## build 47
==> flow/design.v (excerpt) <==
module ALU (
    input         clk,         
    input         rst,         
    input         i_vld,       
    input  [31:0] i_a,         
    input  [31:0] i_b,         
    input         opcode,      
    output reg [31:0] o_res,   
    output reg    o_res_vld,   
    output reg    overflow     
);
reg         i_vld_stage1;
reg [31:0]  i_a_stage1, i_b_stage1;
reg         opcode_stage1;
always @(posedge clk or posedge rst) begin
    if (rst) begin
        i_vld_stage1  <= 1'b0;
        i_a_stage1    <= 32'b0;
        i_b_stage1    <= 32'b0;
        opcode_stage1 <= 1'b0;
    end else begin
        i_vld_stage1  <= i_vld;
        i_a_stage1    <= i_a;
        i_b_stage1    <= i_b;
        opcode_stage1 <= opcode;
    end
end
reg         opcode_stage2, opcode_stage3, opcode_stage4;
always @(posedge clk or posedge rst) begin
    if (rst) begin
        opcode_stage2 <= 1'b0;
        opcode_stage3 <= 1'b0;
        opcode_stage4 <= 1'b0;
    end else begin
        opcode_stage2 <= opcode_stage1;
        opcode_stage3 <= opcode_stage2;
        opcode_stage4 <= opcode_stage3;
    end
end
wire [31:0] add_res, mul_res;
  ...
Size in the first run: ~100 I/O pins, roughly 40000 sq um of cells after synthesis.
export LEC_CHECK = 0
export CAP_MARGIN = 20
export CORE_MARGIN = 2
export CORE_UTILIZATION = 72
export CTS_CLUSTER_DIAMETER = 363
export CTS_CLUSTER_SIZE = 42
export SETUP_SLACK_MARGIN = 0.34
export SLEW_MARGIN = 20
create_clock -name core_clock -period 6.48 [get_ports {clk}]
run.sh (not shown) runs the stock make flow with config.mk's settings and CLKGATE_MAP_FILE=.
Build 47 never completed; the flow aborted with a tool error in global routing.
Inputs modified between build 47 and build 71:
--- a/flow/config.mk
+++ b/flow/config.mk
@@ -8,7 +8,5 @@
 export CAP_MARGIN = 20
 export CORE_MARGIN = 2
-export CORE_UTILIZATION = 72
-export CTS_CLUSTER_DIAMETER = 363
-export CTS_CLUSTER_SIZE = 42
-export SETUP_SLACK_MARGIN = 0.34
+export CORE_UTILIZATION = 40
+export PLACE_DENSITY = 0.6
 export SLEW_MARGIN = 20
==> flow/constraint.sdc <==
create_clock -name core_clock -period 9.0 [get_ports {clk}]
set_input_delay 1.8000 -clock core_clock [delete_from_list [all_inputs] [get_ports {clk}]]
set_output_delay 1.8000 -clock core_clock [all_outputs]
set_load 0.01 [all_outputs]
Build 71 vs. build 47: proportion of synthesized flip-flops having asynchronous set or reset was more or less identical; die width increased by about 34% relative to the old numbers; pre-placement core utilization saw a decrease.
Re maximum buffer depth of the clock tree: no difference whatsoever between build 47 and build 71.
From build 71 to build 47, post-synthesis mux area share did not move at all.
Cell area after placement went down by a little under 10% going from build 47 to build 71.
Looking at post-placement worst setup slack across both flows, build 71 is the stronger of the two, with build 47 trailing.
Build 71 vs build 47 — routability congestion estimate dropped about 11%.
Build 71 went all the way through synthesis, placement and routing and the layout is clean on timing, DRC and antenna.
The following lists how build 56 was set up differently from build 71:
--- a/flow/config.mk
+++ b/flow/config.mk
@@ -8,5 +8,7 @@
 export CAP_MARGIN = 20
 export CORE_MARGIN = 2
-export CORE_UTILIZATION = 40
-export PLACE_DENSITY = 0.6
+export CORE_UTILIZATION = 72
+export GPL_ROUTABILITY_DRIVEN = 1
+export MAX_ROUTING_LAYER = met5
+export PLACE_DENSITY = 0.78
 export SLEW_MARGIN = 20
==> flow/constraint.sdc <==
create_clock -name core_clock -period 8.06 [get_ports {clk}]
set_input_delay 1.6120 -clock core_clock [delete_from_list [all_inputs] [get_ports {clk}]]
set_output_delay 1.6120 -clock core_clock [all_outputs]
set_load 0.01 [all_outputs]
Notes after the runs:
Build 56 never completed, since it errored out during global routing. On total of buffers placed on input and output ports, build 71 tracks build 56 almost exactly. Of build 56 and build 71, the run reporting the lower cell count after placement was build 56. Summary of the comparison: die size is lower in build 56, relative to build 71. Setup slack at placement ended up 570 ps lower on build 56 than on build 71.
diff inputs: build 56 => build 42
--- a/flow/config.mk
+++ b/flow/config.mk
@@ -8,7 +8,8 @@
 export CAP_MARGIN = 20
 export CORE_MARGIN = 2
-export CORE_UTILIZATION = 72
+export CORE_UTILIZATION = 71
+export CTS_CLUSTER_DIAMETER = 136
 export GPL_ROUTABILITY_DRIVEN = 1
 export MAX_ROUTING_LAYER = met5
-export PLACE_DENSITY = 0.78
+export SETUP_SLACK_MARGIN = -0.69
 export SLEW_MARGIN = 20
==> flow/constraint.sdc <==
create_clock -name core_clock -period 7.06 [get_ports {clk}]
set_input_delay 1.4120 -clock core_clock [delete_from_list [all_inputs] [get_ports {clk}]]
set_output_delay 1.4120 -clock core_clock [all_outputs]
set_load 0.01 [all_outputs]
Notes after the runs:
Build 42 got as far as global routing, where a tool error ended the run. [compare] base=build 56 new=build 42: number of setup buffers added after CTS moved up; weighted congestion reported at the end of routability-driven placement moved down; number of placed instances with taps included moved up; setup slack after placement moved down; share of synthesized cell area in and, or, nand and nor gates level. Floorplan utilization, build 42 and build 56: larger value in build 56. Summary of build 42 over build 56: area of placed instances increased 4.2%, post-cts sizing count increased 68%. Per the comparison of build 42 with build 56, HPWL after detailed placement now larger; number of rows created at floorplan shows an increase of 1.2%.
Modified inputs, build 59 compared to build 42
--- a/flow/config.mk
+++ b/flow/config.mk
@@ -8,8 +8,9 @@
 export CAP_MARGIN = 20
 export CORE_MARGIN = 2
-export CORE_UTILIZATION = 71
-export CTS_CLUSTER_DIAMETER = 136
+export CORE_UTILIZATION = 72
+export CTS_CLUSTER_SIZE = 37
 export GPL_ROUTABILITY_DRIVEN = 1
+export HOLD_SLACK_MARGIN = -0.09
 export MAX_ROUTING_LAYER = met5
-export SETUP_SLACK_MARGIN = -0.69
+export SETUP_SLACK_MARGIN = 0.27
 export SLEW_MARGIN = 20
==> flow/constraint.sdc <==
create_clock -name core_clock -period 8.06 [get_ports {clk}]
set_input_delay 1.6120 -clock core_clock [delete_from_list [all_inputs] [get_ports {clk}]]
set_output_delay 1.6120 -clock core_clock [all_outputs]
set_load 0.01 [all_outputs]
[summary]
Run status, build 59: aborted in global routing, error GRT-0232
Per the comparison of build 59 with build 42, width of the die fell 1.6 um; half-perimeter wire length after placement fell about 4%; number of standard-cell rows in the floorplan fell 1.
Build 59 -> build 42: synthesized cell count flat

---

== run A ==
Starting RTL as in the previous note.
Settings: LEC_CHECK=0, CAP_MARGIN=20, CORE_MARGIN=2, CORE_UTILIZATION=71, CTS_CLUSTER_DIAMETER=136, GPL_ROUTABILITY_DRIVEN=1, MAX_ROUTING_LAYER=met5, SETUP_SLACK_MARGIN=-0.2, SLEW_MARGIN=20; clock period 8.06 ns.
Final checks on run A, whose flow otherwise completed, came back failing, citing negative setup slack.
Modified inputs, run B compared to run A
Settings: CORE_UTILIZATION now 21, was 71; SETUP_SLACK_MARGIN now 0.27, was -0.2; PLACE_DENSITY_LB_ADDON now 0.06, previously not set; CTS_CLUSTER_DIAMETER no longer set, was 136; the clock period (ns, I/O delays scaled along) now 4.96, was 8.06.
Results
To summarise run B: no stage aborted, but the layout did not pass its checks, failing on negative setup slack. Run B vs. run A: inserted tap cell count has increased, count of non-filler cells in the finished layout has increased, final setup slack of the worst path has decreased. When run B is set beside run A, its detailed-routing iteration count for the pre-antenna-repair pass turns out to be 1 larger. Run B reports a lower length of routed met3 wiring than run A does. Run A has lower total length of routed wires than run B.
Input-level comparison between run C and run B:
Settings: a change of SETUP_SLACK_MARGIN from 0.27 to 0.14; a change of CORE_UTILIZATION from 21 to 72; a deleted GPL_ROUTABILITY_DRIVEN that had been 1; a deleted PLACE_DENSITY_LB_ADDON that had been 0.06; a deleted MAX_ROUTING_LAYER that had been met5; a change of the clock period (ns, I/O delays scaled along) from 4.96 to 8.35.
## What came out
Final checks on run C, whose flow otherwise completed, came back failing, citing negative setup slack.
Between run C and run B, it is run C whose sequential share of layout area is higher, by 3.3 points.
In the reports for run B and run C, the smaller via count belongs to run B.
Looking at run B and run C, the summed instance area of the synthesized netlist is a wash.
As far as critical-path maximum fanout goes, run C and run B are indistinguishable; the numbers are identical.
Against run B, maximum frequency in run C came out worse.
Reported for run B and run C, number of stages on the worst hold path turned out identical to the last digit.
In run C, the detailed route wirelength on metal3 came out 290% above the value in run B.
Inputs modified between run C and run D:
Settings: SETUP_SLACK_MARGIN: 0.14 -> unset; ABC_AREA: unset -> 1; PLACE_DENSITY: unset -> 0.6; the clock period (ns, I/O delays scaled along): 8.35 -> 9.31.
==> results <==
Run D has completed all stages; timing, DRC and antenna checks passed.
Note that the post-layout instance count excluding filler cells recorded for run D amounts to 1.2 times the value seen in run C.
Taking run C as the reference, in run D signed area change from the synthesized netlist to the final layout decreased 11 points, clock-pin slew on the worst setup and hold paths essentially unchanged, cell count listed in synth_stat.txt increased 1304.
Looking at master of the slowest instance on the critical path, the fa_1 result is from run C; the dfrtp_1 one comes from run D.
For run E, these inputs were changed with respect to run D:
Settings: SETUP_SLACK_MARGIN newly set to 0.27; MAX_ROUTING_LAYER newly set to met5; PLACE_DENSITY removed (was 0.6); ABC_AREA removed (was 1); GPL_ROUTABILITY_DRIVEN newly set to 1; CORE_UTILIZATION changed from 72 to 66; the clock period (ns, I/O delays scaled along) changed from 9.31 to 8.06.
==> results <==
- Run E finished every stage; the final checks, however, were not passed, the failures being negative setup slack.
- Final setup slack of the worst path on run E is behind run D.
- met1 capacity usage during global routing for run E: 1.4 points down relative to run D

---

Starting RTL as in the previous note.
make LEC_CHECK=0 ABC_AREA=1 CAP_MARGIN=0 CORE_ASPECT_RATIO=0.74 CORE_MARGIN=2 CORE_UTILIZATION=72 CTS_CLUSTER_DIAMETER=118 CTS_CLUSTER_SIZE=10 PLACE_DENSITY_LB_ADDON=0.02 SLEW_MARGIN=20 finish   # period 6.26 ns
The baseline failed in global routing.
Edit:
Settings changed: ABC_AREA 1 to default, CAP_MARGIN 0 to 20, CORE_ASPECT_RATIO 0.74 to default, CTS_CLUSTER_DIAMETER 118 to default, CTS_CLUSTER_SIZE 10 to 37, PLACE_DENSITY from default to 0.68, PLACE_DENSITY_LB_ADDON 0.02 to default, SETUP_SLACK_MARGIN from default to 1.39.
Clock period 6.26 ns to 9.0 ns, I/O delays scaled along.
Outcome:
- The new run produced a clean layout
- area after synthesis drops by 5.1%
- die area drops by 5.1%
- synthesized cell count drops by 23%
Edit:
Settings changed: CTS_CLUSTER_DIAMETER from default to 345, CTS_CLUSTER_SIZE 37 to 25, PLACE_DENSITY 0.68 to default, SETUP_SLACK_MARGIN 1.39 to 0.14.
Clock period 9.0 ns to 7.23 ns, I/O delays scaled along.
This time the run stopped in global routing.
Die area is unchanged.
Synthesized cell count is unchanged.
Area after synthesis does not change.
